<file path="config.mk">
export PLATFORM = sky130hd
export DESIGN_NAME = ArquitecturaHybridARMIPS
export DESIGN_NICKNAME = ArquitecturaHybridARMIPS
export VERILOG_FILES = /design/flow/design.v
export SDC_FILE = /design/flow/constraint.sdc
export NUM_CORES = 4
export LEC_CHECK = 0
export CAP_MARGIN = 20
export CORE_MARGIN = 2
export CORE_UTILIZATION = 66
export CTS_CLUSTER_DIAMETER = 318
export MAX_ROUTING_LAYER = met4
export SETUP_SLACK_MARGIN = 1.96
export SLEW_MARGIN = 20
</file>
<file path="constraint.sdc">
create_clock -name core_clock -period 7.59 [get_ports {clk}]
set_input_delay 1.5180 -clock core_clock [delete_from_list [all_inputs] [get_ports {clk}]]
set_output_delay 1.5180 -clock core_clock [all_outputs]
set_load 0.01 [all_outputs]
</file>
<file path="design.v">
module fullAdder(input logic a,b,cin,
					  output logic out,cout);
	assign out = (a ^ b) ^ cin;
	assign cout = ( b & cin) | (a & b) | (a & cin);
endmodule
module nBitsADD #(parameter N=32)
					  (input logic [N-1:0] a,b,
					   input logic cin,
					   output logic [N-1:0] out,
					   output logic overflow,cout);
	logic [N-1:0] carry;  
   genvar i;
   generate 
		for(i=0;i<N;i=i+1)
			begin: generateNbitAdder
				if(i==0)
					fullAdder f(a[0],b[0],cin,out[0],carry[0]); 
				else
					fullAdder f(a[i],b[i],carry[i-1],out[i],carry[i]);
			end
   endgenerate
	assign cout = carry[N-1];
	assign overflow = (carry[N-1] ^ carry[N-2]) | 1'b0;  
endmodule 
module Register #(parameter N=32)
					  (input logic [N-1:0] in,
						input logic clk, rst, enable,
						output logic [N-1:0] out);
	always_ff @ (posedge clk) begin
		if (rst) out<={N{1'b0}};
		else if (enable) out<=in;
		else out<=out;
	end	
endmodule 
module mux4 #(parameter N=32)
				 (input logic [N-1:0]in0,in1,in2,in3,in4,in5,in6,in7,in8,in9,in10,in11,in12,in13,in14,in15,
				  input logic [3:0] sel,
				  output logic [N-1:0]out);
	assign out=(sel == 4'b0)? in0 : (sel == 4'b1)? in1 : (sel == 4'b10)? in2 : (sel == 4'b11)? in3 :
				  (sel == 4'b100)? in4 : (sel == 4'b101)? in5 : (sel == 4'b110)? in6 : (sel == 4'b111)? in7 :
				  (sel == 4'b1000)? in8 : (sel == 4'b1001)? in9 : (sel == 4'b1010)? in10 : (sel == 4'b1011)? in11 :
				  (sel == 4'b1100)? in12 : (sel == 4'b1101)? in13 : (sel == 4'b1110)? in14 : in15;				
endmodule
module nBitsAND #(parameter N=32)
					  (input logic [N-1:0]a,b,
						output logic [N-1:0]out);
	assign out = a & b;
endmodule 
module nBitsOR #(parameter N=32)
					 (input logic [N-1:0]a,b,
					  output logic [N-1:0]out);
	assign out = a | b;
endmodule 
module nBitsNOT #(parameter N=32)
					  (input logic [N-1:0]a,
						output logic [N-1:0]out);
	assign out = ~a;
endmodule 
module nBitsC2 #(parameter N=32)
					 (input logic [N-1:0]a,
					  output logic [N-1:0]out);
	assign out = (~a) + 1'b1;
endmodule 
module nBitsShift	#(parameter N=32)
						 (input logic [N-1:0] a,
						  input logic [N-1:0]shamt,
						  input logic sel,  
						  output logic [N-1:0] out);
	logic [N-1:0] outIzq, outDer;
	assign outDer = a>>shamt;		
	assign outIzq = a<<shamt;
	assign out = (sel == 1'b0) ? outDer : outIzq;
endmodule
module ALU #(parameter N=32)
				(input logic [N-1:0] a, b,
				 input logic [3:0] sel,
				 output logic z, n, v,  
				 output logic [N-1:0] result);
	logic [N-1:0] outAND, outOR, outADD, selB, outC2, outShift, nLO, nHI, Ra, Rb;
	logic HI, LO, selShift, cout; 
	assign HI = 1'b1;
	assign LO = 1'b0;
	assign nLO = {N{LO}};
	assign nHI = {N{HI}};
	assign selShift = (sel == 4'b11) ? HI : LO;  
	assign selB = (sel == 4'b1) ? Rb : outC2;  
	assign n = result[N-1];
	assign z = (result == nLO) ? 1'b1 : 1'b0;
	assign Ra = (sel != 4'b1001)? a : b;
	assign Rb = (sel != 4'b1001)? b : a;
	nBitsAND #(N) AND (Ra, Rb, outAND);
	nBitsADD #(N) ADD (Ra, selB, LO, outADD, v, cout);
	nBitsOR #(N) OR (Ra, Rb, outOR);
	nBitsC2 #(N) C2 (Rb, outC2);
	nBitsShift #(N) SHIFT (Ra, Rb, selShift, outShift);
	mux4 #(N) MUX (nLO, outADD, outADD, outShift, outShift, outAND, outOR, Rb, Ra, outADD, nHI, nHI, nHI, nHI, nHI, nHI,
						sel, result);
endmodule
module AverageUnit #(parameter N=32)
						  (input logic [N-1:0] pixel,
							output logic [N-1:0] out);
	logic [9:0] outADD1, outADD2, etapa1, etapa2, etapa3;
	nBitsADD #(10) ADD1 ({2'b0,pixel[7:0]},{2'b0,pixel[15:8]},1'b0,outADD1);
	nBitsADD #(10) ADD2 ({2'b0,pixel[23:16]}, outADD1, 1'b0, outADD2);
	nBitsADD #(10) ADD3 (outADD2, outADD2>>2'b10, 1'b0, etapa1);
	nBitsADD #(10) ADD4 (etapa1, etapa1>>3'b100, 1'b0, etapa2);
	nBitsADD #(10) ADD5 (etapa2, etapa2>>4'b1000, 1'b0, etapa3);
	assign out = etapa3>>2'b10;
endmodule 
module UmbralUnit #(parameter N=32)
						 (input logic [N-1:0] pixel,
						  input logic [N-1:0] umbral,
						  output logic  out);
	assign out = (pixel[7:0]>=umbral)? 1 : 0;
endmodule 
module PAU #(parameter N=32)
				(input logic [N-1:0] pix, umbral,
				 input logic sel,
				 output logic [N-1:0] out);
	logic [N-1:0] outProm, outUmb;
	logic umb;
	AverageUnit #(N) Prom (pix, outProm);
	UmbralUnit #(N) Umb (pix, umbral, umb);
	assign outUmb = {{(N-1){1'b0}}, umb};  
	assign out = (sel)?  outUmb : outProm;  
endmodule 
module mux3 #(parameter N=32)
				 (input logic [N-1:0] in1, in2, in3, in4, in5, in6, in7, in8,
				  input logic [2:0] sel,
				  output logic [N-1:0] out);
	assign out = (sel == 3'b0) ? in1 : (sel == 3'b1) ? in2 : (sel == 3'b10) ? in3 : (sel == 3'b11) ? in4 : 
					 (sel == 3'b100) ? in5 : (sel == 3'b101) ? in6 : (sel == 3'b110) ? in7 : in8;
endmodule
module ConditionalUnit (input logic z, v, n, enable1, enable2, clk, rst,  
								input logic [2:0] cond,  
								output logic out);  
	logic [2:0] regMem, regFlags;
	logic outCond;
	assign regFlags[0]=z;
	assign regFlags[1]=v;
	assign regFlags[2]=n;
	Register #(3) REG (regFlags, clk, rst, enable1, regMem);
	mux3 #(1) MUX (regMem[0] & 1'b1,  
					 ~(regMem[0] ^ 1'b0),  
					 ~(regMem[2] ^ regMem[1]),  
						regMem[2] ^ regMem[1],  
					 ~(regMem[0] ^ 1'b0) & ~(regMem[2] ^ regMem[1]),  
						(regMem[0] & 1'b1) | (regMem[2] ^ regMem[1]),  
						1'b0,  
						1'b1,  
						cond, outCond);
	assign out = (enable2) ? outCond : 1'b0 ;
endmodule 
module ControlUnit(input logic [9:0] InstHeader,
						 output logic RnSrc, ImmSrc, RsSrc, ResultSrc, IOFlag, PAUOp, ImmExt, FlagWrite, ALUSrc, BranchInst, MemWrite, RegWrite, MemPWrite,
						 output logic [3:0] ALUControl,
						 output logic [2:0] CondFlag,
						 output logic [1:0] MemToReg);
	always_comb begin
		if (InstHeader[6:5] == 2'b0) begin  
			if (InstHeader[4]) begin  
				if(InstHeader[3:0] == 4'b1) begin  
					RnSrc = 1'b0;
					ImmSrc = 1'b0;
					ImmExt = 1'b1;
					RegWrite = 1'b1;
					RsSrc = 1'b0;
					PAUOp = 1'b0;
					FlagWrite = 1'b0;
					ALUSrc = 1'b1;
					BranchInst = 1'b0;
					ALUControl = 4'b10;
					CondFlag = InstHeader[9:7];  
					ResultSrc = 1'b0;
					MemWrite = 1'b0;
					MemPWrite = 1'b0;
					IOFlag = 1'b0;
					MemToReg = 2'b1;
				end
				else if(InstHeader[3:0] == 4'b10) begin  
					RnSrc = 1'b0;
					ImmSrc = 1'b0;
					ImmExt = 1'b1;
					RegWrite = 1'b1;
					RsSrc = 1'b0;
					PAUOp = 1'b0;
					FlagWrite = 1'b0;
					ALUSrc = 1'b1;
					BranchInst = 1'b0;
					ALUControl = 4'b1;
					CondFlag = InstHeader[9:7];  
					ResultSrc = 1'b0;
					MemWrite = 1'b0;
					MemPWrite = 1'b0;
					IOFlag = 1'b0;
					MemToReg = 2'b1;
				end
				else if(InstHeader[3:0] == 4'b11) begin 
					RnSrc = 1'b0;
					ImmSrc = 1'b0;
					ImmExt = 1'b1;
					RegWrite = 1'b1;
					RsSrc = 1'b0;
					PAUOp = 1'b0;
					FlagWrite = 1'b0;
					ALUSrc = 1'b1;
					BranchInst = 1'b0;
					ALUControl = 4'b0111;
					CondFlag = InstHeader[9:7];  
					ResultSrc = 1'b0;
					MemWrite = 1'b0;
					MemPWrite = 1'b0;
					IOFlag = 1'b0;
					MemToReg = 2'b01;
				end
				else if(InstHeader[3:0] == 4'b110) begin 
					RnSrc = 1'b0;
					ImmSrc = 1'b0;
					ImmExt = 1'b0;
					RegWrite = 1'b1;
					RsSrc = 1'b0;
					PAUOp = 1'b0;
					FlagWrite = 1'b0;
					ALUSrc = 1'b1;
					BranchInst = 1'b0;
					ALUControl = 4'b110;
					CondFlag = InstHeader[9:7];  
					ResultSrc = 1'b0;
					MemWrite = 1'b0;
					MemPWrite = 1'b0;
					IOFlag = 1'b0;
					MemToReg = 2'b1;
				end
				else if(InstHeader[3:0] == 4'b111) begin 
					RnSrc = 1'b1;
					ImmSrc = 1'b0;
					ImmExt = 1'b1;
					RegWrite = 1'b0;
					RsSrc = 1'b0;
					PAUOp = 1'b0;
					FlagWrite = 1'b1;
					ALUSrc = 1'b1;
					BranchInst = 1'b0;
					ALUControl = 4'b10;
					CondFlag = InstHeader[9:7];  
					ResultSrc = 1'b0;
					MemWrite = 1'b0;
					MemPWrite = 1'b0;
					IOFlag = 1'b0;
					MemToReg = 2'b01;
				end
				else if(InstHeader[3:0] == 4'b1000) begin 
					RnSrc = 1'b0;
					ImmSrc = 1'b0;
					ImmExt = 1'b0;
					RegWrite = 1'b1;
					RsSrc = 1'b0;
					PAUOp = 1'b0;
					FlagWrite = 1'b0;
					ALUSrc = 1'b1;
					BranchInst = 1'b0;
					ALUControl = 4'b11;
					CondFlag = InstHeader[9:7];  
					ResultSrc = 1'b0;
					MemWrite = 1'b0;
					MemPWrite = 1'b0;
					IOFlag = 1'b0;
					MemToReg = 2'b1;
				end
				else if(InstHeader[3:0] == 4'b1001) begin 
					RnSrc = 1'b0;
					ImmSrc = 1'b0;
					ImmExt = 1'b0;
					RegWrite = 1'b1;
					RsSrc = 1'b0;
					PAUOp = 1'b0;
					FlagWrite = 1'b0;
					ALUSrc = 1'b1;
					BranchInst = 1'b0;
					ALUControl = 4'b100;
					CondFlag = InstHeader[9:7];  
					ResultSrc = 1'b0;
					MemWrite = 1'b0;
					MemPWrite = 1'b0;
					IOFlag = 1'b0;
					MemToReg = 2'b1;
				end
				else begin 
					RnSrc = 1'b0;
					ImmSrc = 1'b0;
					ImmExt = 1'b0;
					RegWrite = 1'b0;
					RsSrc = 1'b0;
					PAUOp = 1'b0;
					FlagWrite = 1'b0;
					ALUSrc = 1'b0;
					BranchInst = 1'b0;
					ALUControl = 4'b0;
					CondFlag = 3'b0;
					ResultSrc = 1'b0;
					MemWrite = 1'b0;
					MemPWrite = 1'b0;
					IOFlag = 1'b0;
					MemToReg = 2'b0;
				end
			end
			else begin  
				if(InstHeader[3:0] == 4'b1) begin  
					RnSrc = 1'b0;
					ImmSrc = 1'b0;
					ImmExt = 1'b0;
					RegWrite = 1'b1;
					RsSrc = 1'b0;
					PAUOp = 1'b0;
					FlagWrite = 1'b0;
					ALUSrc = 1'b0;
					BranchInst = 1'b0;
					ALUControl = 4'b10;
					CondFlag = InstHeader[9:7];  
					ResultSrc = 1'b0;
					MemWrite = 1'b0;
					MemPWrite = 1'b0;
					IOFlag = 1'b0;
					MemToReg = 2'b1;
				end
				else if(InstHeader[3:0] == 4'b10) begin  
					RnSrc = 1'b0;
					ImmSrc = 1'b0;
					ImmExt = 1'b0;
					RegWrite = 1'b1;
					RsSrc = 1'b0;
					PAUOp = 1'b0;
					FlagWrite = 1'b0;
					ALUSrc = 1'b0;
					BranchInst = 1'b0;
					ALUControl = 4'b1;
					CondFlag = InstHeader[9:7];  
					ResultSrc = 1'b0;
					MemWrite = 1'b0;
					MemPWrite = 1'b0;
					IOFlag = 1'b0;
					MemToReg = 2'b1;
				end
				else if (InstHeader[3:0] == 4'b11) begin  
					RnSrc = 1'b0;
					ImmSrc = 1'b0;
					ImmExt = 1'b0;
					RegWrite = 1'b1;
					RsSrc = 1'b1;
					PAUOp = 1'b0;
					FlagWrite = 1'b0;
					ALUSrc = 1'b0;
					BranchInst = 1'b0;
					ALUControl = 4'b1000;
					CondFlag = InstHeader[9:7];  
					ResultSrc = 1'b0;
					MemWrite = 1'b0;
					MemPWrite = 1'b0;
					IOFlag = 1'b0;
					MemToReg = 2'b01;
				end
				else if (InstHeader[3:0] == 4'b110) begin  
					RnSrc = 1'b0;
					ImmSrc = 1'b0;
					ImmExt = 1'b0;
					RegWrite = 1'b1;
					RsSrc = 1'b0;
					PAUOp = 1'b0;
					FlagWrite = 1'b0;
					ALUSrc = 1'b0;
					BranchInst = 1'b0;
					ALUControl = 4'b110;
					CondFlag = InstHeader[9:7];  
					ResultSrc = 1'b0;
					MemWrite = 1'b0;
					MemPWrite = 1'b0;
					IOFlag = 1'b0;
					MemToReg = 2'b1;
				end
				else if (InstHeader[3:0] == 4'b111) begin  
					RnSrc = 1'b0;
					ImmSrc = 1'b0;
					ImmExt = 1'b0;
					RegWrite = 1'b0;
					RsSrc = 1'b1;
					PAUOp = 1'b0;
					FlagWrite = 1'b1;
					ALUSrc = 1'b0;
					BranchInst = 1'b0;
					ALUControl = 4'b1001;
					CondFlag = InstHeader[9:7];  
					ResultSrc = 1'b0;
					MemWrite = 1'b0;
					MemPWrite = 1'b0;
					IOFlag = 1'b0;
					MemToReg = 2'b0;
				end
				else if (InstHeader[3:0] == 4'b1000) begin  
					RnSrc = 1'b0;
					ImmSrc = 1'b0;
					ImmExt = 1'b0;
					RegWrite = 1'b1;
					RsSrc = 1'b0;
					PAUOp = 1'b0;
					FlagWrite = 1'b0;
					ALUSrc = 1'b0;
					BranchInst = 1'b0;
					ALUControl = 4'b11;
					CondFlag = InstHeader[9:7];  
					ResultSrc = 1'b0;
					MemWrite = 1'b0;
					MemPWrite = 1'b0;
					IOFlag = 1'b0;
					MemToReg = 2'b1;
				end
				else if (InstHeader[3:0] == 4'b1001) begin  
					RnSrc = 1'b0;
					ImmSrc = 1'b0;
					ImmExt = 1'b0;
					RegWrite = 1'b1;
					RsSrc = 1'b0;
					PAUOp = 1'b0;
					FlagWrite = 1'b0;
					ALUSrc = 1'b0;
					BranchInst = 1'b0;
					ALUControl = 4'b100;
					CondFlag = InstHeader[9:7];  
					ResultSrc = 1'b0;
					MemWrite = 1'b0;
					MemPWrite = 1'b0;
					IOFlag = 1'b0;
					MemToReg = 2'b1;
				end
				else if (InstHeader[3:0] == 4'b1010) begin  
					RnSrc = 1'b0;
					ImmSrc = 1'b0;
					ImmExt = 1'b0;
					RegWrite = 1'b1;
					RsSrc = 1'b0;
					PAUOp = 1'b0;
					FlagWrite = 1'b0;
					ALUSrc = 1'b0;
					BranchInst = 1'b0;
					ALUControl = 4'b0;
					CondFlag = InstHeader[9:7];  
					ResultSrc = 1'b1;
					MemWrite = 1'b0;
					MemPWrite = 1'b0;
					IOFlag = 1'b0;
					MemToReg = 2'b1;
				end
				else if (InstHeader[3:0] == 4'b1011) begin  
					RnSrc = 1'b0;
					ImmSrc = 1'b0;
					ImmExt = 1'b0;
					RegWrite = 1'b1;
					RsSrc = 1'b0;
					PAUOp = 1'b1;
					FlagWrite = 1'b0;
					ALUSrc = 1'b0;
					BranchInst = 1'b0;
					ALUControl = 4'b0;
					CondFlag = InstHeader[9:7];  
					ResultSrc = 1'b1;
					MemWrite = 1'b0;
					MemPWrite = 1'b0;
					IOFlag = 1'b0;
					MemToReg = 2'b1;
				end
				else begin  
					RnSrc = 1'b0;
					ImmSrc = 1'b0;
					ImmExt = 1'b0;
					RegWrite = 1'b0;
					RsSrc = 1'b0;
					PAUOp = 1'b0;
					FlagWrite = 1'b0;
					ALUSrc = 1'b0;
					BranchInst = 1'b0;
					ALUControl = 4'b0;
					CondFlag = 3'b0;
					ResultSrc = 1'b0;
					MemWrite = 1'b0;
					MemPWrite = 1'b0;
					IOFlag = 1'b0;
					MemToReg = 2'b0;
				end
			end
		end
		else if(InstHeader[6:5] == 2'b1) begin  
			if (InstHeader[4:3] == 2'b0) begin  
				RnSrc = 1'b0;
				ImmSrc = 1'b0;
				ImmExt = 1'b1;
				RegWrite = 1'b0;
				RsSrc = 1'b1;
				PAUOp = 1'b0;
				FlagWrite = 1'b0;
				ALUSrc = 1'b1;
				BranchInst = 1'b0;
				ALUControl = 4'b1;
				CondFlag = 3'b0;
				ResultSrc = 1'b0;
				MemWrite = 1'b1;
				MemPWrite = 1'b0;
				IOFlag = 1'b0;
				MemToReg = 2'b0;
			end
			else if (InstHeader[4:3] == 2'b1) begin  
				RnSrc = 1'b0;
				ImmSrc = 1'b0;
				ImmExt = 1'b0;
				RegWrite = 1'b1;
				RsSrc = 1'b1;
				PAUOp = 1'b0;
				FlagWrite = 1'b0;
				ALUSrc = 1'b0;
				BranchInst = 1'b0;
				ALUControl = 4'b1000;
				CondFlag = InstHeader[9:7];  
				ResultSrc = 1'b0;
				MemWrite = 1'b0;
				MemPWrite = 1'b0;
				IOFlag = 1'b0;
				MemToReg = 2'b10;
			end
			else if (InstHeader[4:3] == 2'b10) begin  
				RnSrc = 1'b0;
				ImmSrc = 1'b0;
				ImmExt = 1'b0;
				RegWrite = 1'b0;
				RsSrc = 1'b1;
				PAUOp = 1'b0;
				FlagWrite = 1'b0;
				ALUSrc = 1'b0;
				BranchInst = 1'b0;
				ALUControl = 4'b1000;
				CondFlag = InstHeader[9:7];  
				ResultSrc = 1'b0;
				MemWrite = 1'b0;
				MemPWrite = 1'b1;
				IOFlag = 1'b0;
				MemToReg = 2'b1;
			end
			else if (InstHeader[4:3] == 2'b11) begin  
				RnSrc = 1'b0;
				ImmSrc = 1'b0;
				ImmExt = 1'b1;
				RegWrite = 1'b1;
				RsSrc = 1'b1;
				PAUOp = 1'b0;
				FlagWrite = 1'b0;
				ALUSrc = 1'b1;
				BranchInst = 1'b0;
				ALUControl = 4'b1;
				CondFlag = InstHeader[9:7];  
				ResultSrc = 1'b0;
				MemWrite = 1'b0;
				MemPWrite = 1'b0;
				IOFlag = 1'b0;
				MemToReg = 2'b0;
			end
			else begin  
				RnSrc = 1'b0;
				ImmSrc = 1'b0;
				ImmExt = 1'b0;
				RegWrite = 1'b0;
				RsSrc = 1'b0;
				PAUOp = 1'b0;
				FlagWrite = 1'b0;
				ALUSrc = 1'b0;
				BranchInst = 1'b0;
				ALUControl = 4'b0;
				CondFlag = 3'b0;
				ResultSrc = 1'b0;
				MemWrite = 1'b0;
				MemPWrite = 1'b0;
				IOFlag = 1'b0;
				MemToReg = 2'b0;
			end
		end
		else if (InstHeader[6:5] == 2'b10) begin  
			RnSrc = 1'b0;
			ImmSrc = 1'b1;
			ImmExt = 1'b0;
			RegWrite = 1'b0;
			RsSrc = 1'b0;
			PAUOp = 1'b0;
			FlagWrite = 1'b0;
			ALUSrc = 1'b1;
			BranchInst = 1'b1;
			ALUControl = 4'b111;
			CondFlag = InstHeader[9:7];
			ResultSrc = 1'b0;
			MemWrite = 1'b0;
			MemPWrite = 1'b0;
			IOFlag = 1'b0;
			MemToReg = 2'b1;
		end
		else begin  
			RnSrc = 1'b0;
			ImmSrc = 1'b0;
			ImmExt = 1'b0;
			RegWrite = 1'b0;
			RsSrc = 1'b0;
			PAUOp = 1'b0;
			FlagWrite = 1'b0;
			ALUSrc = 1'b0;
			BranchInst = 1'b0;
			ALUControl = 4'b0;
			CondFlag = 3'b0;
			ResultSrc = 1'b0;
			MemWrite = 1'b0;
			MemPWrite = 1'b0;
			IOFlag = 1'b0;
			MemToReg = 2'b0;
		end
	end 
endmodule 
module Extend (input logic [26:0] imm,
					input logic ImmSrc, ImmExt,
					output logic [31:0] ExtImm);
	logic [31:0] ext14, ext27;
	assign ext14 = (ImmExt) ? { {18{ imm[13] }} , imm[13:0]} : { {18{ 1'b0 }} , imm[13:0]};  
	assign ext27 = (ImmExt) ? { {5{ imm[26] }} , imm} : { {5{ 1'b0 }} , imm };  
	assign ExtImm = (ImmSrc) ? ext27 : ext14;
endmodule 
module RegisterFile #(parameter N=4, M=32)
			(input logic clk,
			input logic rst,
			input logic WE3,
			input logic [N-1:0] A1,
			input logic [N-1:0] A2,
			input logic [N-1:0] A3,
			input logic [M-1:0] WD3,
			input logic [M-1:0] R15,
			output logic [M-1:0] RD1,
			output logic [M-1:0] RD2);
logic [31:0]rf[16];  
logic [31:0] rd1f, rd2f;
always_ff@(posedge clk)
	if (rst) begin
		for (int k = 0; k < 16; k++) rf[k] <= 32'b0;
	end
	else if (WE3) rf[A3] <= WD3;
	assign rd1f = (WE3 && A3 == A1) ? WD3 : rf[A1];
	assign rd2f = (WE3 && A3 == A2) ? WD3 : rf[A2];
	assign RD1 = (A1==4'b1111)? R15:rd1f;
	assign RD2 = (A1==4'b1111)? R15:rd2f;
endmodule
module Fetch #(parameter N = 32)
              (input  logic clk, rst, PCsrc,
		  		   input  logic [N-1:0] PCalu,
				   input  logic [N-1:0] imem_rdata,
				   output logic [N-1:0] inst,
					output logic [N-1:0] PCout);
	logic [N-1:0] PCin, PCplus1;
	Register #(N) PC (PCin, clk, rst, 1'b1, PCout);
	nBitsADD #(N) Sumador (PCout, 32'b1, 1'b0, PCplus1);
	assign inst = imem_rdata;  
	assign PCin = (PCsrc)? PCalu : PCplus1;
endmodule
module Decode #(parameter N=32)
					(input logic [N-1:0] inst, PC, DataWrite,
					 input logic [3:0] Rd,
					 input logic clk, rst, RegWrite,
					 output logic [N-1:0] Ra, Rb, ExtImm,
					 output logic [3:0] RdOut,
					 output logic MemPWrite, RegWriteOut, MemWrite, BranchInst, ALUSrc, FlagWrite, PAUOp, IOFlag, ResultSrc,
					 output logic [3:0] ALUControl,
					 output logic [2:0] CondFlag,
					 output logic [1:0] MemToReg);
	logic RnSrc, ImmSrc, RsSrc, ImmExt;
	logic [3:0] A1, A2;
	logic [26:0] ImmMux;
	ControlUnit UnidadControl (inst[31:22], RnSrc, ImmSrc, RsSrc, ResultSrc, IOFlag, PAUOp, ImmExt, FlagWrite, ALUSrc, 
										BranchInst, MemWrite, RegWriteOut, MemPWrite, ALUControl, CondFlag, MemToReg);
	RegisterFile #(4, N) BancoRegistro (clk, rst, RegWrite, A1, A2, Rd,	DataWrite, PC, Ra, Rb);
	Extend Extension (ImmMux, ImmSrc, ImmExt, ExtImm);
	assign ImmMux = (ImmSrc) ? inst[26:0] : { {13{1'b0}},inst[13:0]};
	assign A1 = (RnSrc) ? inst[17:14] : inst[21:18];
	assign A2 = (RsSrc) ? inst[17:14] : inst[13:10];
	assign RdOut = inst[17:14];
endmodule 
module Execute #(parameter N=32)
					(input logic MemPWrite, RegWrite, MemWrite, BranchInst, ALUSrc, FlagWrite, PAUOp, IOFlag, ResultSrc, clk, rst,
					 input logic [1:0] MemToReg,
					 input logic [3:0] ALUControl,
					 input logic [2:0] CondFlag,
					 input logic [31:0] Ra, Rb, ExtIm,
					 input logic [3:0] Rd,
					 output logic PCSrc, RegWriteOut, MemWriteOut, MemPWriteOut, IOFlagOut,
					 output logic [1:0] MemToRegOut,
					 output logic [N-1:0] ALUResult, WriteData, 
					 output logic [3:0] RdOut);
	logic z, v, n, enable2, condi;
	logic [31:0] ALUOut, APUout, RbMux;
	assign MemPWriteOut = MemPWrite;
	assign MemToRegOut = MemToReg;
	assign MemWriteOut = MemWrite;
	assign IOFlagOut = IOFlag;
	assign RdOut = Rd;
	assign WriteData = Rb;
	assign enable2 = BranchInst | RegWrite;  
	assign RegWriteOut = condi & RegWrite;  
	assign PCSrc = condi & BranchInst;  
	ConditionalUnit UniCondicion (z, v, n, FlagWrite, enable2, clk, rst, CondFlag, condi);
	ALU #(32) ALUnit (Ra, RbMux, ALUControl, z, n, v, ALUOut);
	PAU #(32) PAUnit (Ra, Rb,PAUOp, APUout);
	assign RbMux = (ALUSrc) ? ExtIm : Rb;
	assign ALUResult = (ResultSrc) ? APUout : ALUOut;
endmodule 
module MemoryStage #(parameter N = 32) 
						  (input logic clk, MEMWrite, MemPWrite, PCSrc, RegWrite, IOFlag,
							input logic [1:0] MemToReg,
							input logic [N-1:0] address, WriteData,
							input logic [3:0] RdIn,
							input logic [N-1:0] dmem_rdata,
							input logic [1:0] pmem_rdata,
							output logic [N-1:0] ReadDataDataMem, ReadDataPixMem, ALUresultOut,
							output logic [3:0]  RdOut,
							output logic PCSrcOut, RegWriteOut, IOFlagOut,
							output logic [1:0] MemToRegOut);
	assign ReadDataDataMem = dmem_rdata;
	assign ReadDataPixMem = {{(N-2){1'b0}}, pmem_rdata};
	assign ALUresultOut = address;
	assign RdOut = RdIn;
	assign PCSrcOut = PCSrc;
	assign RegWriteOut = RegWrite;
	assign IOFlagOut = IOFlag;
	assign MemToRegOut = MemToReg;
endmodule
module WriteBack #(parameter N=32)
						(input logic PCSrc, RegWrite, IOFlag,
						 input logic [1:0] MemToReg,
						 input logic [N-1:0] IOIn, ReadData, ReadDataP, ALUOut, 
						 input logic [3:0] Rd,
						 output logic [N-1:0] OutData, 
						 output logic [3:0] RdOut,
						 output logic PCSrcOut, RegWriteOut);
	logic [N-1:0] Result;
	assign Result = (MemToReg == 2'b0) ? ReadData : (MemToReg == 2'b1) ? ALUOut : (MemToReg == 2'b10) ? ReadDataP : 32'b0;
	assign OutData = (IOFlag) ? IOIn : Result;
	assign PCSrcOut = PCSrc;
	assign RegWriteOut = RegWrite;
	assign RdOut = Rd;
endmodule   
module ArquitecturaHybridARMIPS(input logic clk, reset,
										  output logic [31:0] imem_addr,
										  input logic [31:0] imem_rdata,
										  output logic [31:0] mem_addr,
										  output logic dmem_we,
										  output logic [31:0] dmem_wdata,
										  input logic [31:0] dmem_rdata,
										  output logic pmem_we,
										  output logic [1:0] pmem_wdata,
										  input logic [1:0] pmem_rdata,
										  output logic rf_we,
										  output logic [3:0] rf_waddr,
										  output logic [31:0] rf_wdata);
	logic enable;
	logic [31:0] inDE, PC, DataWrite, PCalu, IOIn, outFE;
	logic [3:0] Rd;
	logic PCSrc, RegWrite;
	logic [117:0] outDE, inEXE;
	logic [74:0] outEXE, inMEM;
	logic [104:0] outMEM, inWB;
	assign enable = 1'b1;
	assign IOIn = 32'b0;
	assign imem_addr = PC;
	assign mem_addr = inMEM[31:0];
	assign dmem_we = inMEM[72];
	assign dmem_wdata = inMEM[63:32];
	assign pmem_we = inMEM[73];
	assign pmem_wdata = inMEM[33:32];
	assign rf_we = RegWrite;
	assign rf_waddr = Rd;
	assign rf_wdata = DataWrite;
	Fetch #(32) IF (clk, reset, PCSrc,
		  		   DataWrite,
				   imem_rdata,
				   outFE, PC);
	Decode #(32) DE (inDE, PC, DataWrite,
					 Rd,
					 clk, reset, RegWrite,
					 outDE[95:64], outDE[63:32], outDE[31:0],  
					 outDE[99:96],  
					 outDE[100], outDE[101], outDE[102], outDE[103], outDE[104],  
					 outDE[105], outDE[106], outDE[107], outDE[108],   
					 outDE[112:109],  
					 outDE[115:113],  
					 outDE[117:116]);  
	Execute #(32) EXE (inEXE[100], inEXE[101], inEXE[102], inEXE[103], inEXE[104],  
					  inEXE[105], inEXE[106], inEXE[107], inEXE[108],  
					  clk, reset,
					  inEXE[117:116],  
					  inEXE[112:109],  
					  inEXE[115:113],  
					  inEXE[95:64], inEXE[63:32], inEXE[31:0],  
					  inEXE[99:96],  
					  outEXE[70], outEXE[71], outEXE[72], outEXE[73], outEXE[74],  
					  outEXE[69:68],  
					  outEXE[31:0], outEXE[63:32],  
					  outEXE[67:64]);  
	MemoryStage #(32) MEM (clk,
							inMEM[72], inMEM[73], inMEM[70], inMEM[71], inMEM[74],  
							inMEM[69:68],  
							inMEM[31:0], inMEM[63:32],  
							inMEM[67:64],  
							dmem_rdata, pmem_rdata,
							outMEM[31:0], outMEM[63:32], outMEM[95:64],  
							outMEM[99:96],  
							outMEM[102], outMEM[103], outMEM[104],  
							outMEM[101:100]);  
	WriteBack #(32) WB (inWB[102], inWB[103], inWB[104],  
						 inWB[101:100],  
						 IOIn, inWB[31:0], inWB[63:32], inWB[95:64],  
						 inWB[99:96],  
						 DataWrite, 
						 Rd,
						 PCSrc, RegWrite);
	Register #(32) IF_DE (outFE, clk, reset, enable, inDE);
	Register #(118) DE_EXE (outDE, clk, reset, enable, inEXE);
	Register #(75) EXE_MEM (outEXE, clk, reset, enable, inMEM);
	Register #(105) MEM_WB (outMEM, clk, reset, enable, inWB);
endmodule
</file>
<file path="run.sh">
#!/bin/bash
# the make line also repeats each setting of config.mk as NAME=value (left out here)
make -C /OpenROAD-flow-scripts/flow DESIGN_CONFIG=/design/flow/config.mk WORK_HOME=/design/flow/orfs CLKGATE_MAP_FILE= finish
</file>
==> run summary, run 1 <==
Numbers from the implementation run.

In this run, distinct cell masters in the synthesized netlist total 90. The main flop type is sky130_fd_sc_hd__edfxtp_1. Yosys reported a register bit count of 840. The clock net sink count is 840. Once detailed placement completed, the half-perimeter wirelength came to 158 mm. Total global-route track usage over all layers is 82.3%. In this run the core area contains 100 standard-cell rows. The global route total overflow is 131. The flow did not finish. For reference, simple AND, OR, NAND and NOR cells occupy 20.0% of the area reported after synthesis.

The first error in the log reads "[ERROR GRT-0116] Global routing finished with congestion. Check the congestion regions in the DRC Viewer". The synthesized netlist handed to floorplanning was reported with a cell count of 5322. Per the synthesis report, the AND-OR/OR-AND share of the synthesized area is 12.9%. The post-synthesis adder-cell area fraction is 3.81%. Detailed placement reports a standard cell area of 53900 sq um. Multiplexer cells account for 12.1% of the synthesized area. Before placement the cells fill 66.8% of the core. The I/O pin count is 205. The parity-gate share of the synthesized area counting xor and xnor cells is 0.790%. Sorting the synthesized cells by area gives the leading types as sky130_fd_sc_hd__edfxtp_1 (31%), sky130_fd_sc_hd__dfxtp_1 (13%), sky130_fd_sc_hd__mux4_2 (6.6%).

In this run the standard cell core region covers 74700 sq um. Yosys mapped a number of flops with a built-in enable equal to 512. The dominant kind of combinational cell is simple AND/OR/NAND/NOR gates. The average instance in the mapped netlist occupies 9.37 sq um.

Before any placement, the netlist area is recorded as 49900 sq um. The chip area estimate from yosys synthesis is 49900 sq um. The portion of the post-synthesis area used by sequential elements is 44.0%. The count of buffers inserted at the top-level ports is 204.

Counting flops with an async set or reset pin after synthesis yields a share of 0%. The synthesis report lists the Yosys warning total as 7. The commonest cells after synthesis are sky130_fd_sc_hd__nor2_1 (796), sky130_fd_sc_hd__nand2_1 (754), sky130_fd_sc_hd__edfxtp_1 (512). In this run, placement finished with an instance count of 6283. The total nets after synthesis is 5507. The floorplan die area is 77800 sq um. The flow stopped in global routing. Clock tree synthesis inserted a total of 82 buffers. According to the floorplan report, the die width is 279 microns. Per the CTS log, the root buffer master is sky130_fd_sc_hd__clkbuf_16. The die span in y is 279 microns.

The H-tree was split into 3 levels. The most used standard cell by instance count after synthesis is sky130_fd_sc_hd__nor2_1. Looking at area per cell type in the netlist, the leader is sky130_fd_sc_hd__edfxtp_1.

Yosys stat counts 5322 cells in the synthesized netlist. The buffer depth of the longest clock path is 3. The post-CTS hold buffer count recorded in the log is 0. The share of the synthesized area in the top cell type is 30.8%. The last weighted congestion value of the routability-driven placer is 1.17.
## per-layer routing
metal,track usage [%],overflow
met1,80.8,4
met2,94.2,55
met3,70.0,8
met4,80.5,64
met5,-,-
## through the flow
stage | power (W) | setup WS (ps)
after floorplan | 0.00780 | -5510
after global placement | 0.00959 | -5160
after detailed placement | 0.00966 | -5300
after CTS | 0.0141 | -5260
## timing repair
item | 4_1_cts
cloned | 1
pin swaps | 22
setup endpoints to repair | 40
gates resized | 117
hold endpoints to repair | 0
buffers inserted | 13
==> inputs of run 2 (changes only) <==
ABC_AREA = 0   (was not set)
CORE_UTILIZATION = 68   (was 66)
CTS_CLUSTER_DIAMETER = not set   (was 318)
CTS_CLUSTER_SIZE = 15   (was not set)
MAX_ROUTING_LAYER = not set   (was met4)
SETUP_SLACK_MARGIN = 1.88   (was 1.96)
clock period = 6.33 ns   (was 7.59 ns; I/O delays follow)
==> run 2 against run 1 <==
Net effect:
- the flow again stops in global routing
- area after synthesis stayed put
- synthesized cell count stayed put
- die size is 2.9% lower
==> run summary, run 2 <==
Numbers from the implementation run.

Yosys attributes the largest share of cell area to sky130_fd_sc_hd__edfxtp_1 (31%), sky130_fd_sc_hd__dfxtp_1 (13%), sky130_fd_sc_hd__mux4_2 (6.6%). The portion of the post-synthesis area used by sequential elements is 44.0% (unchanged). After synthesis, the largest family of logic cells by area is simple AND/OR/NAND/NOR gates.

In the synthesized netlist the dominant register cell turns out to be sky130_fd_sc_hd__edfxtp_1. The die span in y is 275 microns (-1.5%). The clock net sink count is 840 (unchanged). The compound-cell area share of the yosys netlist is 12.9% (unchanged). The share of async-settable or async-resettable flops after synthesis is 0% (unchanged). The number of enable-type register cells in the synthesized netlist is 512 (unchanged). The post-synthesis cell area was 49900 sq um (unchanged). The count of synthesis-stage warnings from yosys is 7 (unchanged). The last stage reached is global routing. The placement-stage worst setup slack came to -6650 ps (-1360 ps). The distinct cell type count of the synthesized netlist came to 90 (unchanged). The starting density of the core is 68.5% (+1.7 points). The post-synthesis mux area share is 12.1% (unchanged).

The width of the die is 275 microns (-1.5%). The number of clock buffers inserted by TritonCTS was 86 (+4.9%). The placed wire-length estimate after detailed placement is 162 mm (+2.4%). Overall routing resource usage recorded by global route was 82.1%.

The parity-gate share of the synthesized area counting xor and xnor cells was 0.790% (unchanged). The chip area estimate from yosys synthesis is 49900 sq um (unchanged). The share of the synthesized area in the top cell type is 30.8% (unchanged). The number of cell rows is 99 (-1.0%). The first error in the log reads "[ERROR GRT-0116] Global routing finished with congestion. Check the congestion regions in the DRC Viewer". The post-synthesis adder-cell area fraction was 3.81% (unchanged).

By count the netlist is led by sky130_fd_sc_hd__nor2_1 (796), sky130_fd_sc_hd__nand2_1 (754), sky130_fd_sc_hd__edfxtp_1 (512). The core region area is 72800 sq um (-2.5%). The cell type with the largest total area is sky130_fd_sc_hd__edfxtp_1. The area fraction in and, or, nand and nor cells is 20.0% (unchanged). The synthesized area per cell was 9.37 sq um (unchanged). The I/O pin count is 205 (unchanged). The last weighted congestion value of the routability-driven placer came to 1.22 (+4.3%). The cell count in the Yosys report came to 5322 (unchanged).

The buffer depth of the longest clock path is 3 (unchanged). The total nets after synthesis is 5507 (unchanged). The tree is rooted in a sky130_fd_sc_hd__clkbuf_16.

The flip-flop and latch count after synthesis came to 840 (unchanged). The number of H-tree branching levels is 3 (unchanged). By instance count, the leading cell after synthesis is sky130_fd_sc_hd__nor2_1. The count of buffers inserted at the top-level ports came to 204 (unchanged). The number of instances in the synthesized netlist came to 5322 (unchanged). The flow did not finish. The floorplan die area came to 75500 sq um (-2.9%). The global route total overflow is 251.
-- run 2: per-stage QoR --
step | instances | cell area, sq um
after detailed placement | 6340 | 54800
after floorplan | 5322 | 50700
after CTS | 6516 | 58200
after global placement | 6340 | 54800
-- run 2: routing by layer --
metal / GRT overflow / track usage (%)
met1: 3 / 83.0
met5: 0 / 34.8
met4: 118 / 81.2
met2: 125 / 94.5
met3: 5 / 71.5
-- run 2: repair_timing --
action / 4_1_cts
endpoints found under the setup margin: 81
pin swaps: 41
gates cloned: 1
gates resized: 98
hold buffers: 0
setup buffers: 17
==> inputs of run 3 (changes only) <==
ABC_AREA = not set   (was 0)
CORE_UTILIZATION = 55   (was 68)
CTS_CLUSTER_SIZE = not set   (was 15)
SETUP_SLACK_MARGIN = not set   (was 1.88)
clock period = 7.59 ns   (was 6.33 ns; I/O delays follow)
==> run 3 against run 2 <==
Net effect:
- now fails the layout checks on setup timing
- die size increased by 23%
- area after synthesis unchanged
- synthesized cell count unchanged
==> run summary, run 3 <==
Numbers from the implementation run.

The number of fill cells is 7230. The post-synthesis adder-cell area fraction is 3.81% (unchanged). The flip-flop and latch count after synthesis was 840 (unchanged).

The terminus of the critical flop-to-flop path is EXE.UniCondicion.REG.out[0]$_SDFFE_PP0P_. The maximum number of pins on one net before global-route repair is 150. On the final layout, the worst clock skew is 60.4 ps. The capture endpoint of the worst hold path is DE_EXE.out[113]$_SDFF_PP0_. Setup repair after global routing could not meet its margin everywhere.

Tracing the worst setup path back leads to its startpoint at DE_EXE.out[104]$_SDFF_PP0_. Net switching is 34.3% of the power. The floorplan die area was 93100 sq um (+23%). The number of instances in the placed design is 6507 (+2.6%). The parity-gate share of the synthesized area counting xor and xnor cells is 0.790% (unchanged). The cts-stage hold buffer count is 0 (unchanged).

The synthesis report lists the most area-consuming cells as sky130_fd_sc_hd__edfxtp_1 (31%), sky130_fd_sc_hd__dfxtp_1 (13%), sky130_fd_sc_hd__mux4_2 (6.6%). The launch point of the worst register-to-register path is recorded as DE_EXE.out[104]$_SDFF_PP0_. The design draws 0.0148 W. The placed wire-length estimate after detailed placement is 154 mm (-4.5%). The slowest library cell on the worst path is sky130_fd_sc_hd__fa_1.

The number of nets in the layout is 5621. The count of cells along the worst register-to-register path is 47. The first-pass GRT wire length is 318 mm. The critical path depth is 47. Of all nets on the critical path, the largest fanout is 4. The via count of the first global-routing pass came to 43000. The post-route fraction of the period consumed by the critical path is 169%.

The share of the synthesized area in the top cell type is 30.8% (unchanged). The power per unit of standard cell area is 255 nW/um^2. The most critical hold endpoint after final layout shows a slack of 417 ps.

The transition time recorded at the tightest slew-check pin is 1240 ps. The power report lists the combinational group at 0.00483 W. TritonRoute reported its final design rule violation total as 0. The post-synthesis mux area share was 12.1% (unchanged). The post-synthesis cell area is 49900 sq um (unchanged). The buffer depth of the longest clock path came to 3 (unchanged). The largest share of the power goes to sequential cells. The detailed-route via count is 45800. Of the combinational cells, the family taking the most area is simple AND/OR/NAND/NOR gates. The commonest register cell is sky130_fd_sc_hd__edfxtp_1.

The number of enable-type register cells in the synthesized netlist is 512 (unchanged). In this run the tightest slew margin relative to its limit is 16.2%. The critical path capture point is EXE.UniCondicion.REG.out[0]$_SDFFE_PP0P_.

The sum of negative setup slack is -61260 ps. The last weighted congestion value of the routability-driven placer is 1.19 (-2.4%). The switching component of the power was reported as 0.00506 W. Looking at the power breakdown, combinational cells take 32.8% of the total. The I/O pin count is 205 (unchanged).

The cell count in the Yosys report is 5322 (unchanged). For the worst-skew pair, the clock arrives at the later sink with an insertion delay of 710 ps. Clock tree synthesis selected as its root buffer the cell sky130_fd_sc_hd__clkbuf_16. The longest incremental delay of any stage on the critical path is reported as 430 ps. The finished layout reports a core utilization of 64.4%.

The min-delay analysis places its worst path in the category reg -> reg. The post-layout minimum cycle time is 12830 ps. The detailed router reported a total wirelength of 226 mm.

The number of DRC violations after detailed-routing iteration 0 is 7124. The cell type with the largest total area is sky130_fd_sc_hd__edfxtp_1. In the log, the iteration count for the first detailed-route pass is 8. The required time reported for the critical path endpoint is 8220 ps. The number of H-tree branching levels is 3 (unchanged). The footprint of the flip-flops and latches is 22000 sq um. The core region area is 90000 sq um (+24%). The chip area estimate from yosys synthesis is 49900 sq um (unchanged). The startpoint of the worst hold path is IF_DE.out[29]$_SDFF_PP0_. Looking at the power breakdown, the clock network takes 31.7% of the total.

The cell repeated most along the worst path is sky130_fd_sc_hd__fa_2. The critical path start-end classification is reg -> reg. The tool flagged a number of max-cap violations equal to 0. The number of clock buffers inserted by TritonCTS came to 92 (+7.0%). The synthesized area per cell is 9.37 sq um (unchanged). Sequential power for this build is 0.00524 W. The share of total power dissipated in sequential elements is 35.5%. The power in the clock group is 0.00468 W. The TritonCTS clock tree is built. Hold-check failures listed in the final report amount to 0.

The buffering stage count on the worst path with inverters included is 5. The synthesis run shows the most used standard cells to be sky130_fd_sc_hd__nor2_1 (796), sky130_fd_sc_hd__nand2_1 (754), sky130_fd_sc_hd__edfxtp_1 (512). The width of the die is 305 microns (+11%). The compound-cell area share of the yosys netlist is 12.9% (unchanged). The count of nets left with antenna violations after detail routing is 0.

The max-slew violation count is 0. The total nets after synthesis is 5507 (unchanged). The report gives the cell count of the worst hold path as 2. The launching element type of the critical path is a register. The area fraction in and, or, nand and nor cells is 20.0% (unchanged).

The count of synthesis-stage warnings from yosys is 7 (unchanged). The share of async-settable or async-resettable flops after synthesis is 0% (unchanged). The global route total overflow is 0. The distinct cell type count of the synthesized netlist is 90 (unchanged). Relative to the synthesized area, the layout overhead comes to 16.2%. The initial antenna violation count is 18. Across all register-to-register paths, the minimum setup slack is -5240 ps.

The starting density of the core was 55.4% (-13 points). The number of non-filler instances in the completed layout is 6693. The nature of the critical path endpoint is a register.

The die span in y is 305 microns (+11%). In the final routed layout, each cell accounts on average for 33.8 microns. The count of buffers inserted at the top-level ports came to 204 (unchanged). The number of cell rows came to 110 (+11%).

Looking at the worst setup and hold paths, the clock pins of their registers show a slew of 60 ps. The area used by multi-input combinational logic is 25700 sq um. The leakage power in the latest report is 21.6 nW.

The final-report setup violation count is 27. The number of instances in the synthesized netlist is 5322 (unchanged). The most common cell in the synthesized netlist is sky130_fd_sc_hd__nor2_1. The reasons given for failing layout checks are setup timing. The number of OpenROAD warnings is 41.

Total global-route track usage over all layers is 47.8%. The cell internal power dissipation is 0.00970 W. The portion of the post-synthesis area used by sequential elements was 44.0% (unchanged).

VDD sags by at most 0.000351 V. The vias per cell is 6.85. Setup slack on the critical path of the routed design comes to -5240 ps.

The run finished, with violations left. At the worst endpoint, the arrival time is 13460 ps. The clock net sink count was 840 (unchanged). The gate family responsible for the most delay along the worst path is adder cells. The maximum clock frequency is 78.0 MHz.
-- run 3: per-stage QoR --
stage	cell area [sq um]	setup slack, ps
global route	58000	-5580
CTS	57800	-5160
detailed placement	54300	-5210
floorplan	50300	-5510
finish	58000	-5240
global placement	54300	-5110
-- run 3: per-layer routing --
layer / routed length [microns] / up-vias / GRT usage [%]
met1: 75600 / 21900 / 58.2
met2: 98200 / 3807 / 72.1
met4: 20500 / 14 / 33.9
met3: 32000 / 989 / 15.2
li1: - / 19100 / -
met5: 83 / - / 0
-- run 3: cell type report --
type                       count  share of cell area [%]
inverter                     120                   0.781
sequential                   840                    37.9
antenna                        5                  0.0216
timing repair buffer         595                    9.06
clock inverter                53                    1.05
tap                         1176                    2.54
multi-input combinational   3787                    44.3
clock buffer                 117                    4.38
-- run 3: repair_timing --
action | CTS | global route
setup endpoints to repair | 27 | 27
gates resized | 58 | 33
pin swaps | 23 | 19
cloned | 1 | 0
buffers inserted | 7 | 4
==> inputs of run 4 (changes only) <==
ABC_AREA = 0   (was not set)
CAP_MARGIN = 25   (was 20)
CELL_PAD_IN_SITES_DETAIL_PLACEMENT = 0   (was not set)
CORE_ASPECT_RATIO = 1.97   (was not set)
CORE_MARGIN = 10   (was 2)
CORE_UTILIZATION = 41   (was 55)
CTS_CLUSTER_DIAMETER = 25   (was not set)
CTS_CLUSTER_SIZE = 50   (was not set)
GPL_ROUTABILITY_DRIVEN = 1   (was not set)
GPL_TIMING_DRIVEN = 1   (was not set)
MAX_ROUTING_LAYER = met5   (was not set)
MIN_ROUTING_LAYER = met1   (was not set)
PLACE_DENSITY = 0.77   (was not set)
TNS_END_PERCENT = 20   (was not set)
clock period = 10.3 ns   (was 7.59 ns; I/O delays follow)
==> run 4 against run 3 <==
Net effect:
- the layout still fails its checks (setup timing)
- synthesized cell count is the same
- worst setup slack gained 2200 ps
- clock power up 18%
- register-to-register slack better by 2200 ps
- cell count rose by 7.2%
- hold slack got worse by 6.1 ps
- critical path depth up 2
- first-iteration DRC count decreased by 6.3%
- cell area up 4.3%
- die size up 47%
- sequential power fell by 26%
- area after synthesis unchanged
- critical path type unchanged
- largest power group is now clock
==> run summary, run 4 <==
Numbers from the implementation run.

The post-synthesis cell area is 49900 sq um (unchanged). The core region area is 121000 sq um (+34%). The via count of the first global-routing pass is 47200 (+9.7%). The compound-cell area share of the yosys netlist was 12.9% (unchanged). The share of the synthesized area in the top cell type is 30.8% (unchanged). The number of enable-type register cells in the synthesized netlist is 512 (unchanged). The checks that failed were setup timing. The proportion of power drawn by combinational gates is 26.4% (-6.4 points). The measured slew at the worst slew-check pin is 1200 ps (-46.4 ps). The detailed-route via count came to 47800 (+4.3%). The buffering stage count on the worst path with inverters included is 8 (+3). The area fraction in and, or, nand and nor cells was 20.0% (unchanged). The startpoint of the most critical register-to-register path is DE_EXE.out[104]$_SDFF_PP0_. The floorplan die area came to 137000 sq um (+47%). The number of detailed-routing iterations run before antenna repair was 6 (-2).

The count of buffers inserted at the top-level ports is 204 (unchanged). The net switching power figure is 0.00444 W (-12%). The detail-routed net length per standard cell is 39.5 microns (+17%). The buffer depth of the longest clock path is 3 (unchanged).

The worst setup path is launched from a register. The switching power as a share of total power is 34.8% (+0.50 points). The number of fill cells was 10800 (+49%).

The count of cells along the worst register-to-register path came to 49 (+4.3%). The distinct cell type count of the synthesized netlist is 90 (unchanged). The power per unit of standard cell area is 211 nW/um^2 (-17%).

The register-to-register setup slack is -3030 ps (+2200 ps). The global route total overflow came to 0 (unchanged). The critical path's slowest stage uses the library cell sky130_fd_sc_hd__fa_2. The number of nets in the layout is 5670 (+0.87%). The share of async-settable or async-resettable flops after synthesis was 0% (unchanged). The number of instances in the placed design was 6848 (+5.2%).

The post-synthesis mux area share is 12.1% (unchanged). The startpoint of the worst hold path is IF_DE.out[29]$_SDFF_PP0_. The clock latency on the worst-skew pair was 840 ps (+130 ps). The area of all placed cells without fillers is 60500 sq um (+4.3%).

The vias per cell is 6.67 (-2.7%). The maximum fanout along the worst path came to 5 (+1). The count of nets left with antenna violations after detail routing is 0 (unchanged).

The post-route fraction of the period consumed by the critical path is 129% (-40 points). The critical path start-end classification is reg -> reg. The number of DRC violations after detailed-routing iteration 0 is 6675 (-6.3%). The stage delay of the slowest cell on the critical path came to 500 ps (+70 ps). The slack of the critical path came to -3030 ps (+2200 ps). Yosys instantiated no cell more often than sky130_fd_sc_hd__nor2_1. The cell internal power dissipation is 0.00832 W (-14%). The reported combinational group power came to 0.00336 W (-30%). The cell area after placement is 54400 sq um (+0.11%). The portion of the post-synthesis area used by sequential elements was 44.0% (unchanged). The cell leakage power came to 22.7 nW (+4.8%). The number of instances in the synthesized netlist is 5322 (unchanged).

The clock net sink count is 840 (unchanged). The worst-case headroom to the max-slew limit is 19.4% (+3.1 points). The width of the die is 269 microns (-12%). The fraction of power consumed by sequential logic is 30.5% (-5.0 points).

The worst path arrival time is 14100 ps (+640 ps). The final-report setup violation count is 11 (-59%). The cell count in the Yosys report is 5322 (unchanged). The parity-gate share of the synthesized area counting xor and xnor cells is 0.790% (unchanged). The flip-flop and latch count after synthesis is 840 (unchanged). For reference, the top cells by area after synthesis are sky130_fd_sc_hd__edfxtp_1 (31%), sky130_fd_sc_hd__dfxtp_1 (13%), sky130_fd_sc_hd__mux4_2 (6.6%). The sum of negative setup slack is -19310 ps (+41950 ps).

The cell chosen for the clock root is sky130_fd_sc_hd__clkbuf_16. The synthesized area per cell is 9.37 sq um (unchanged). The setup clock skew after layout came to 73.3 ps (+12.9 ps). The sequential cell power is 0.00389 W (-26%). The commonest cells after synthesis are sky130_fd_sc_hd__nor2_1 (796), sky130_fd_sc_hd__nand2_1 (754), sky130_fd_sc_hd__edfxtp_1 (512). The initial antenna violation count is 49 (+31). The power in the clock group is 0.00550 W (+18%). The critical path depth came to 49 (+4.3%).

The maximum number of pins on one net before global-route repair is 131 (-13%). The kind of cell with the highest combined delay along the critical path is adder cells. The main power-consuming group is clock. The I/O pin count came to 205 (unchanged).

The remaining design rule violation count is 0 (unchanged). The count of synthesis-stage warnings from yosys is 7 (unchanged). The worst hold path terminates at DE_EXE.out[113]$_SDFF_PP0_. The flow ran to the end, but the layout failed its checks. The beginning of the critical path is DE_EXE.out[104]$_SDFF_PP0_. The final hold violation count came to 0 (unchanged).

The worst hold path stage count came to 2 (unchanged). Of all cell types, the one taking the most synthesized area is sky130_fd_sc_hd__edfxtp_1. The starting density of the core is 41.3% (-14 points).

The number of cell rows came to 179 (+63%). The area growth from synthesis to layout is 21.2%. The post-layout minimum cycle time was 13330 ps (+506 ps). The nature of the critical path endpoint is a register. The worst hold-check path type is reg -> reg. The post-synthesis adder-cell area fraction is 3.81% (unchanged).

The placement-stage worst setup slack is -3200 ps (+2010 ps). The chip area estimate from yosys synthesis is 49900 sq um (unchanged). The first-pass GRT wire length is 385 mm (+21%). The number of OpenROAD warnings was 41 (unchanged). The peak supply drop is 0.000193 V (-45%). The total nets after synthesis was 5507 (unchanged). The overall routed net length is 283 mm (+25%). The main flop type is sky130_fd_sc_hd__edfxtp_1. The critical path capture point is EXE.UniCondicion.REG.out[0]$_SDFFE_PP0P_. Per STA, the library cell used most along the worst path is sky130_fd_sc_hd__fa_2.

The number of non-filler instances in the completed layout is 7175 (+7.2%). The maximum clock frequency is 75.0 MHz (-3.8%). The dominant kind of combinational cell is simple AND/OR/NAND/NOR gates. The max-slew violation count is 0 (unchanged). The required time reported for the critical path endpoint is 11060 ps (+2840 ps).

The power after layout is 0.0128 W (-14%). The clock transition at the registers of the reported paths is 60 ps (about the same). The number of H-tree branching levels is 4 (+1). Setup repair after global routing could not meet its margin everywhere. The placed wire-length estimate after detailed placement was 199 mm (+29%). The last weighted congestion value of the routability-driven placer is 1.14 (-4.6%). The number of violations of the max-capacitance limit is 0 (unchanged). The number of clock buffers inserted by TritonCTS is 154 (+67%).

The cts-stage hold buffer count came to 0 (unchanged). The clock share of power is 43.1% (+11 points). Per the timing report, the most critical flop-to-flop path finishes at EXE.UniCondicion.REG.out[0]$_SDFFE_PP0P_.

The TritonCTS clock tree is built. The global routing usage summed across all routing layers came to 41.0% (-6.8 points). The die span in y came to 510 microns (+67%).
==> run 4: routing by layer <==
metal / vias up / wire length, microns / global-route usage [%]
li1: 19300 / - / -
met1: 23100 / 84500 / 40.8
met2: 4004 / 133000 / 66.8
met3: 1414 / 31700 / 12.7
met4: 26 / 34500 / 39.4
met5: - / 186 / 0
==> run 4: layout make-up <==
class | count | area [sq um] | share of cell area [%]
timing repair buffer | 582 | 5020 | 8.31
multi-input combinational | 3787 | 25400 | 42.0
inverter | 120 | 453 | 0.749
antenna | 23 | 57.6 | 0.0952
tap | 1538 | 1920 | 3.18
clock buffer | 178 | 4050 | 6.69
sequential | 840 | 22000 | 36.3
clock inverter | 107 | 1610 | 2.66
==> run 4: through the flow <==
step                utilization, %  hold WS [ps]
global placement              45.0           404
floorplan                        -           394
detailed placement            45.1           405
global route                  50.1           429
finish                        50.1           411
CTS                           49.8           413
==> run 4: what timing repair did <==
item	CTS	global route
setup endpoints to repair	12	14
pin swaps	9	3
resized	26	16
buffers inserted	5	6
==> inputs of run 5 (changes only) <==
ABC_AREA = not set   (was 0)
CAP_MARGIN = 20   (was 25)
CELL_PAD_IN_SITES_DETAIL_PLACEMENT = not set   (was 0)
CORE_ASPECT_RATIO = not set   (was 1.97)
CORE_MARGIN = 2   (was 10)
CORE_UTILIZATION = 66   (was 41)
CTS_CLUSTER_DIAMETER = 315   (was 25)
CTS_CLUSTER_SIZE = not set   (was 50)
GPL_ROUTABILITY_DRIVEN = not set   (was 1)
GPL_TIMING_DRIVEN = not set   (was 1)
MAX_ROUTING_LAYER = met4   (was met5)
MIN_ROUTING_LAYER = not set   (was met1)
PLACE_DENSITY = not set   (was 0.77)
TNS_END_PERCENT = not set   (was 20)
clock period = 11.0 ns   (was 10.3 ns; I/O delays follow)
==> run 5 against run 4 <==
Net effect:
- the layout still fails its checks (setup timing)
- non-clock buffer count decreased by 133
- critical path type unchanged
- clock power decreased by 43%
- die size decreased by 43%
- utilization increased by 25 points
- area after synthesis unchanged
- sequential power decreased by 6.9%
- worst setup slack improved by 1100 ps
- cell area decreased by 7.7%
- critical endpoint unchanged
- cell count decreased by 12%
- combinational power decreased by 18%
- global-route usage increased by 19 points
==> run summary, run 5 <==
Numbers from the implementation run.

The maximum clock frequency is 77.3 MHz (+3.1%). The checks that failed were setup timing. The reported combinational group power is 0.00276 W (-18%).

The floorplan die area is 77800 sq um (-43%). The detail-routed net length per standard cell was 36.3 microns (-8.0%). The launch point of the critical path was reported as DE_EXE.out[104]$_SDFF_PP0_. The buffer depth of the longest clock path is 3 (unchanged).

The worst hold-check path type is reg -> reg. The portion of the post-synthesis area used by sequential elements is 44.0% (unchanged). The commonest cells after synthesis are sky130_fd_sc_hd__nor2_1 (796), sky130_fd_sc_hd__nand2_1 (754), sky130_fd_sc_hd__edfxtp_1 (512). The share of the synthesized area in the top cell type is 30.8% (unchanged). The flow ran to the end, but the layout failed its checks. The placed wire-length estimate after detailed placement is 147 mm (-26%). The chip area estimate from yosys synthesis was 49900 sq um (unchanged). The overall routed net length is 231 mm (-19%).

The main power-consuming group is sequential cells. The initial antenna violation count came to 21 (-57%). The flip-flop and latch count after synthesis is 840 (unchanged). The cts-stage hold buffer count was 0 (unchanged). The launch point of the worst register-to-register path is recorded as DE_EXE.out[104]$_SDFF_PP0_. The count of nets left with antenna violations after detail routing is 0 (unchanged). The detailed-route via count was 49700 (+3.8%).

The TritonCTS clock tree is built. The number of nets in the layout came to 5469 (-3.5%). The last weighted congestion value of the routability-driven placer is 1.19 (+4.7%). The terminus of the critical flop-to-flop path is EXE.UniCondicion.REG.out[0]$_SDFFE_PP0P_. Looking at the setup timing report, the critical path kind is reg -> reg.

The required time reported for the critical path endpoint came to 11660 ps (+600 ps). The area fraction in and, or, nand and nor cells is 20.0% (unchanged). The cell internal power dissipation is 0.00617 W (-26%). The worst path arrival time is 13590 ps (-510 ps). The number of violations of the max-capacitance limit came to 0 (unchanged).

The timing report shows that the slowest cell on the worst path is sky130_fd_sc_hd__fa_1. The power per unit of standard cell area came to 170 nW/um^2 (-19%). The startpoint of the worst hold path is IF_DE.out[29]$_SDFF_PP0_.

The number of OpenROAD warnings is 44 (+7.3%). The global route total overflow was 0 (unchanged). In the hold report, the worst path ends at DE_EXE.out[113]$_SDFF_PP0_. The critical path capture point is EXE.UniCondicion.REG.out[0]$_SDFFE_PP0P_. The proportion of power drawn by combinational gates came to 29.1% (+2.7 points).

The worst-case headroom to the max-slew limit is 6.61% (-13 points). The number of clock buffers inserted by TritonCTS is 86 (-44%). The nature of the critical path endpoint is a register. The worst setup path is launched from a register.

The cell count in the Yosys report is 5322 (unchanged). The sequential cell power came to 0.00362 W (-6.9%). The die span in y is 279 microns (-45%). The placement-stage worst setup slack was -1850 ps (+1350 ps). The vias per cell is 7.82 (+17%). The clock transition at the registers of the reported paths was 70 ps (about the same).

The maximum fanout along the worst path is 4 (-1). The compound-cell area share of the yosys netlist is 12.9% (unchanged). The number of enable-type register cells in the synthesized netlist is 512 (unchanged). The power in the clock group is 0.00311 W (-43%). The register-to-register setup slack is -1930 ps (+1100 ps).

The post-synthesis mux area share is 12.1% (unchanged). The buffering stage count on the worst path with inverters included is 5 (-3). The fraction of power consumed by sequential logic is 38.2% (+7.7 points). The synthesized area per cell came to 9.37 sq um (unchanged). The setup clock skew after layout is 107 ps (+34.1 ps). The final-report setup violation count is 9 (-2). The cell repeated most along the worst path is sky130_fd_sc_hd__fa_2. The net switching power figure is 0.00333 W (-25%). Between the synthesized netlist and the finished layout, the area growth was recorded as 11.9%. Of the combinational cells, the family taking the most area is simple AND/OR/NAND/NOR gates. The share of async-settable or async-resettable flops after synthesis is 0% (unchanged). The number of instances in the synthesized netlist is 5322 (unchanged). The worst hold path stage count is 2 (unchanged). The count of buffers inserted at the top-level ports is 204 (unchanged). The count of synthesis-stage warnings from yosys is 7 (unchanged). The I/O pin count is 205 (unchanged). The parity-gate share of the synthesized area counting xor and xnor cells is 0.790% (unchanged). Setup repair after global routing could not meet its margin everywhere. The post-synthesis adder-cell area fraction is 3.81% (unchanged). The max-slew violation count is 0 (unchanged). The post-synthesis cell area is 49900 sq um (unchanged). sky130_fd_sc_hd__nor2_1 is the most common cell in the netlist. The via count of the first global-routing pass came to 48300 (+2.2%). The count of cells along the worst register-to-register path is 47 (-4.1%). The gate family responsible for the most delay along the worst path is adder cells.

The switching power as a share of total power is 35.0% (+0.27 points). The power after layout was 0.00950 W (-26%). The final hold violation count came to 0 (unchanged).

The measured slew at the worst slew-check pin is 1400 ps (+200 ps). The core region area is 74700 sq um (-38%). The number of cell rows is 100 (-44%).

The width of the die is 279 microns (+3.9%). The clock latency on the worst-skew pair is 740 ps (-100 ps). The main area contributors are sky130_fd_sc_hd__edfxtp_1 (31%), sky130_fd_sc_hd__dfxtp_1 (13%), sky130_fd_sc_hd__mux4_2 (6.6%).

The maximum number of pins on one net before global-route repair was 131 (unchanged). The first-pass GRT wire length came to 326 mm (-15%). The stage delay of the slowest cell on the critical path is 410 ps (-90 ps). The clock net sink count is 840 (unchanged). The cell chosen for the clock root is sky130_fd_sc_hd__clkbuf_16. The global routing usage summed across all routing layers is 59.9% (+19 points). The critical path depth is 47 (-4.1%). The number of H-tree branching levels is 3 (-1). The number of DRC violations after detailed-routing iteration 0 came to 11400 (+71%). The cell leakage power came to 20.7 nW (-8.6%). The distinct cell type count of the synthesized netlist is 90 (unchanged).

The remaining design rule violation count came to 0 (unchanged). The slack of the critical path came to -1930 ps (+1100 ps). The total nets after synthesis is 5507 (unchanged).

The synthesis report names the predominant flop master as sky130_fd_sc_hd__edfxtp_1. The post-layout minimum cycle time is 12930 ps (-404 ps). The peak supply drop came to 0.000160 V (-17%). The number of detailed-routing iterations run before antenna repair is 15 (+9). The post-route fraction of the period consumed by the critical path came to 118% (-12 points). The clock share of power is 32.8% (-10 points). Summed over all instances, the cell type with the most area after synthesis is sky130_fd_sc_hd__edfxtp_1. The starting density of the core is 66.8% (+25 points).
## run 5: what timing repair did
action                                  4_1_cts  5_1_grt
gates resized                                 9       20
endpoints found under the setup margin        9       10
setup buffers                                 2        5
endpoints found under the hold margin         0        0
pin swaps                                     5       10
## run 5: cell type report
| type | count | area [sq um] |
|---|---|---|
| timing repair buffer | 449 | 3940 |
| sequential | 840 | 22000 |
| fill | 4593 | 18900 |
| clock buffer | 109 | 2290 |
| clock inverter | 51 | 631 |
| antenna | 22 | 55.1 |
| multi-input combinational | 3787 | 25300 |
| inverter | 120 | 453 |
| tap | 969 | 1210 |
## run 5: per-layer routing
| layer | global-route usage [%] | share of wire (%) | wire length, microns |
|---|---|---|---|
| met1 | 65.3 | 29 | 67900 |
| met2 | 82.7 | 40 | 93200 |
| met3 | 27.4 | 18 | 40600 |
| met4 | 51.4 | 12 | 28800 |
| met5 | - | 0 | 0 |
## run 5: metrics by stage
stage	area, sq um	setup TNS (ps)	cells	hold slack, ps	utilization [%]
after floorplan	50000	-11750	5322	394	-
after global placement	52600	-9030	6158	400	70.5
after detailed placement	52700	-9480	6158	407	70.5
after CTS	55600	-8680	6320	415	74.4
after global routing	55800	-11940	6343	432	74.7
final	55800	-9900	6347	415	74.7
Power and IR drop assume default switching activity.
